==> inputs of trial 43 <==
==> flow/design.v <==
module pe_fc(
		input clk,
		input rst_n,
		input signed [7:0] data_i,
		input signed [7:0] weight_i,
		input signed [15:0] bias_i,
		input en,
		input bias_en,
		input flush,
		output reg signed [31:0] data_o
);
reg signed [15:0] mul;
reg signed [15:0] add;    
always @(posedge clk or negedge rst_n) begin
	if (!rst_n)
		mul <= 0;
	else 
		mul <= data_i * weight_i;
end
always @(*) begin
	if (en)
		add = mul;
	else if (bias_en)
		add = bias_i;
	else
		add = 0;
end
always @(posedge clk or negedge rst_n) begin
	if (!rst_n)
		data_o <= 0;
	else if (flush)
		data_o <= mul;
	else 
		data_o <= data_o + add;
end
endmodule
module fc_top(
	input wire clk,
	input wire rst_n,
	input wire valid_i,
	input wire [9*8-1:0] data_in,
	input wire [9*8-1:0] weight1,
	input wire [9*8-1:0] weight2,
	input wire [31:0] bias,
	output reg valid_o,
	output reg [7:0] data1_o,
	output reg [7:0] data2_o
);
parameter M0 = 4'd11;  
parameter n = 15;  
reg [9*8-1:0] weight1_inst;
reg [9*8-1:0] weight2_inst;
reg [32-1:0]  bias_inst;
wire signed [7:0] input_div [8:0];
wire signed [7:0] weight1_div [8:0];
wire signed [7:0] weight2_div [8:0];
wire signed [15:0] bias1;
wire signed [15:0] bias2;
reg       fc_en;
reg [3:0] cnt;
reg [5:0] num_cnt;
reg pe_en;
reg bias_en;
reg flush;
reg signed [7:0] pe_data;
reg signed [7:0] pe_weight1;
reg signed [7:0] pe_weight2;
wire signed [31:0] data_o_1,data_o_2;
reg signed [35:0] data_big_1, data_big_2;
genvar input_allo;
generate for (input_allo=0; input_allo<9; input_allo=input_allo+1)
	begin: INPUT_ALLOCATION
		assign input_div[input_allo] = data_in[(input_allo+1)*8 -1-:8];	
	end
endgenerate
genvar weight_allo;
generate for (weight_allo=0; weight_allo<9; weight_allo=weight_allo+1)
	begin: WEIGHT_ALLOCATION
		assign weight1_div[weight_allo] = weight1_inst[(weight_allo+1)*8 -1-:8];	
		assign weight2_div[weight_allo] = weight2_inst[(weight_allo+1)*8 -1-:8];	
	end
endgenerate
assign bias1 = bias_inst[15:0];
assign bias2 = bias_inst[31:16];
always @(posedge clk or negedge rst_n) begin
	if (!rst_n)
		weight1_inst <= 0;
	else if (valid_i)
		weight1_inst <= weight1;
end
always @(posedge clk or negedge rst_n) begin
	if (!rst_n)
		weight2_inst <= 0;
	else if (valid_i)
		weight2_inst <= weight2;
end
always @(posedge clk or negedge rst_n) begin
	if (!rst_n)
		bias_inst <= 0;
	else if (valid_i)
		bias_inst <= bias;
end
always @(posedge clk or negedge rst_n) begin
	if (!rst_n)
		fc_en <= 1'b0;
	else if (valid_i)
		fc_en <= 1'b1;
	else if (cnt == 4'd11)
		fc_en <= 1'b0;
end
always @(posedge clk or negedge rst_n) begin
	if (!rst_n)
		cnt <= 0;
	else if (cnt == 4'd12)
		cnt <= 0;
	else if (valid_i | fc_en)
		cnt <= cnt + 1'b1;
end
always @(posedge clk or negedge rst_n) begin
	if (!rst_n)
		num_cnt <= 0;
	else if (num_cnt == 6'd32 && valid_i)
		num_cnt <= 6'd1;
	else if (valid_i)
		num_cnt <= num_cnt + 1'b1;
end
always @(posedge clk or negedge rst_n) begin
	if (!rst_n)
		pe_en <= 1'b0;
	else if ((cnt>= 5'd1) && (cnt<= 5'd9))
		pe_en <= 1'b1;
	else 
		pe_en <= 1'b0;
end
always @(posedge clk or negedge rst_n) begin
	if (!rst_n)
		bias_en <= 1'b0;
	else if ((cnt== 5'd10) && (num_cnt == 6'd1))
		bias_en <= 1'b1;
	else 
		bias_en <= 1'b0;
end
always @(posedge clk or negedge rst_n) begin
	if (!rst_n)
		flush <= 1'b0;
	else if ((cnt== 5'd1) && (num_cnt == 6'd1))
		flush <= 1'b1;
	else 
		flush <= 1'b0;
end
always @(*) begin
	if ((cnt>= 5'd1) && (cnt<= 5'd9))
		pe_data = input_div[cnt-1];
	else
		pe_data = 0;
end
always @(*) begin
	if ((cnt>= 5'd1) && (cnt<= 5'd9))
		pe_weight1 = weight1_div[cnt-1];
	else
		pe_weight1 = 0;
end
always @(*) begin
	if ((cnt>= 5'd1) && (cnt<= 5'd9))
		pe_weight2 = weight2_div[cnt-1];
	else
		pe_weight2 = 0;
end
pe_fc u_pe_fc1(
	.clk(clk),
	.rst_n(rst_n),
	.data_i(pe_data),
	.weight_i(pe_weight1),
	.bias_i(bias1),
	.en(pe_en),
	.bias_en(bias_en),
	.flush(flush),
	.data_o(data_o_1)
);
pe_fc u_pe_fc2(
	.clk(clk),
	.rst_n(rst_n),
	.data_i(pe_data),
	.weight_i(pe_weight2),
	.bias_i(bias2),
	.en(pe_en),
	.bias_en(bias_en),
	.flush(flush),
	.data_o(data_o_2)
);
always @(posedge clk or negedge rst_n) begin
	if (!rst_n)
		data_big_1 <= 0;
	else
		data_big_1 <= data_o_1 * $signed({1'b0, M0});
end
always @(posedge clk or negedge rst_n) begin
	if (!rst_n)
		data_big_2 <= 0;
	else
		data_big_2 <= data_o_2 * $signed({1'b0, M0});
end
always@(posedge clk or negedge rst_n) begin  
	if(!rst_n)
		data1_o <= 0;
	else if((cnt== 5'd12) && (num_cnt == 6'd32)) begin
		if (data_big_1[35])
			data1_o <= (&data_big_1[35:22])?data_big_1[22:15]:8'h80;
		else 
			data1_o <= data_big_1[35:22]?8'h7f:data_big_1[22:15];
	end
end
always@(posedge clk or negedge rst_n) begin  
	if(!rst_n)
		data2_o <= 0;
	else if((cnt== 5'd12) && (num_cnt == 6'd32)) begin
		if (data_big_2[35])
			data2_o <= (&data_big_2[35:22])?data_big_2[22:15]:8'h80;
		else 
			data2_o <= data_big_2[35:22]?8'h7f:data_big_2[22:15];
	end
end
always@(posedge clk or negedge rst_n) begin
	if(!rst_n)
		valid_o <= 1'b0;
	else if (valid_o)
		valid_o <= 1'b0;
	else if ((cnt== 5'd12) && (num_cnt == 6'd32))
		valid_o <= 1'b1;
end
endmodule 
==> flow/run.sh <==
#!/bin/bash
# the make line also repeats each setting of config.mk as NAME=value (left out here)
make -C /OpenROAD-flow-scripts/flow DESIGN_CONFIG=/design/flow/config.mk WORK_HOME=/design/flow/orfs CLKGATE_MAP_FILE= finish
==> flow/config.mk <==
export PLATFORM = sky130hd
export DESIGN_NAME = fc_top
export DESIGN_NICKNAME = fc_top
export VERILOG_FILES = /design/flow/design.v
export SDC_FILE = /design/flow/constraint.sdc
export NUM_CORES = 4
export LEC_CHECK = 0
export CAP_MARGIN = 20
export CORE_MARGIN = 2
export CORE_UTILIZATION = 59
export SETUP_SLACK_MARGIN = 1.3
export SLEW_MARGIN = 20
==> flow/constraint.sdc <==
create_clock -name core_clock -period 4.76 [get_ports {clk}]
set_input_delay 0.9520 -clock core_clock [delete_from_list [all_inputs] [get_ports {clk}]]
set_output_delay 0.9520 -clock core_clock [all_outputs]
set_load 0.01 [all_outputs]
==> inputs of build 24, as changes to trial 43 <==
Settings changed: CORE_UTILIZATION 59 to 71, CTS_CLUSTER_SIZE from default to 28, PLACE_DENSITY_LB_ADDON from default to 0.26, SETUP_SLACK_MARGIN 1.3 to 1.2.
==> flow/constraint.sdc (replaced) <==
create_clock -name core_clock -period 8.0 [get_ports {clk}]
set_input_delay 1.6000 -clock core_clock [delete_from_list [all_inputs] [get_ports {clk}]]
set_output_delay 1.6000 -clock core_clock [all_outputs]
set_load 0.01 [all_outputs]
==> inputs of build 26, as changes to trial 43 <==
Settings changed: ABC_AREA from default to 0, CAP_MARGIN 20 to 30, CORE_ASPECT_RATIO from default to 1.81, CORE_UTILIZATION 59 to 18, CTS_CLUSTER_SIZE from default to 26, GPL_TIMING_DRIVEN from default to 1, MAX_ROUTING_LAYER from default to met5, MIN_ROUTING_LAYER from default to met1, PLACE_DENSITY_LB_ADDON from default to 0.16, SETUP_SLACK_MARGIN 1.3 to default, SLEW_MARGIN 20 to 35.
==> flow/constraint.sdc (replaced) <==
create_clock -name core_clock -period 4.84 [get_ports {clk}]
set_input_delay 0.9680 -clock core_clock [delete_from_list [all_inputs] [get_ports {clk}]]
set_output_delay 0.9680 -clock core_clock [all_outputs]
set_load 0.01 [all_outputs]
==> results_slide.txt <==
Synthesis and Place & Route Summary

Run status
  – Status: failed layout checks
  – Violated checks: negative setup slack

Routing
  – Iter 0 DRT Violations: 1,485

STA
  – Fin Setup TNS: -21.16 ns
  – Final setup fails: 22
  – Final Worst Setup Slack: -1.368 ns
  – Tightest Pin Transition: roughly 0.99 ns

Floorplanning
  – Floorplan Utilization: 60.13%

Layout
  – Final #Nets: 4,138
  – Layout clock area frac: under 10%
  – Clock buf count: 58
  – # fillers: 2,958

Place
  – Placed inst area: 33,240 µm²

GRT
  – Grt met3 use: 4.787%
the above is filed under trial 43

==> results_slide.txt <==
Synthesis and Place & Route Summary

Run status
  – Status: finished clean

Layout
  – # fillers: 2,125
  – Design area: roughly 33,000 µm²
  – Layout clock area frac: 3.916%
  – Final #Nets: 3,843

Routing
  – Iter 0 DRT Violations: roughly 2,100

Place
  – Placed inst area: 31,200 µm²

Synth
  – Yosys stat cell total: approximately 2,900
  – XORs/XNORs by Area: 4.193%

Floorplanning
  – Floorplan Utilization: 72.40%

STA
  – Rel. slew slack: 32.00%
  – Final Worst Setup Slack: approximately 1.4 ns
  – Final setup fails: 0
  – Tightest Pin Transition: around 1.0 ns
  – Fin Setup TNS: 0 ns

Critical path
  – Crit path to: u_pe_fc1.mul[15]$_DFF_PN0_

Clock tree
  – Worst-path clk slew: 0.06 ns
the above is filed under build 24

==> results_slide.txt <==
Synthesis and Place & Route Summary

Run status
  – Status: failed layout checks
  – Violated checks: negative setup slack

Routing
  – Iter 0 DRT Violations: 735

GRT
  – Grt met3 use: 2.259%

STA
  – Tightest Pin Transition: 0.9410 ns
  – Fin Setup TNS: -21.06 ns
  – Final setup fails: 22
  – Final Worst Setup Slack: -1.319 ns

Layout
  – Final #Nets: between 4,000 and 5,000
  – Clock buf count: 56
  – Layout clock area frac: 3.653%
  – # fillers: 16,850

Place
  – Placed inst area: 35,520 µm²

Floorplanning
  – Floorplan Utilization: 18.09%
the above is filed under build 26

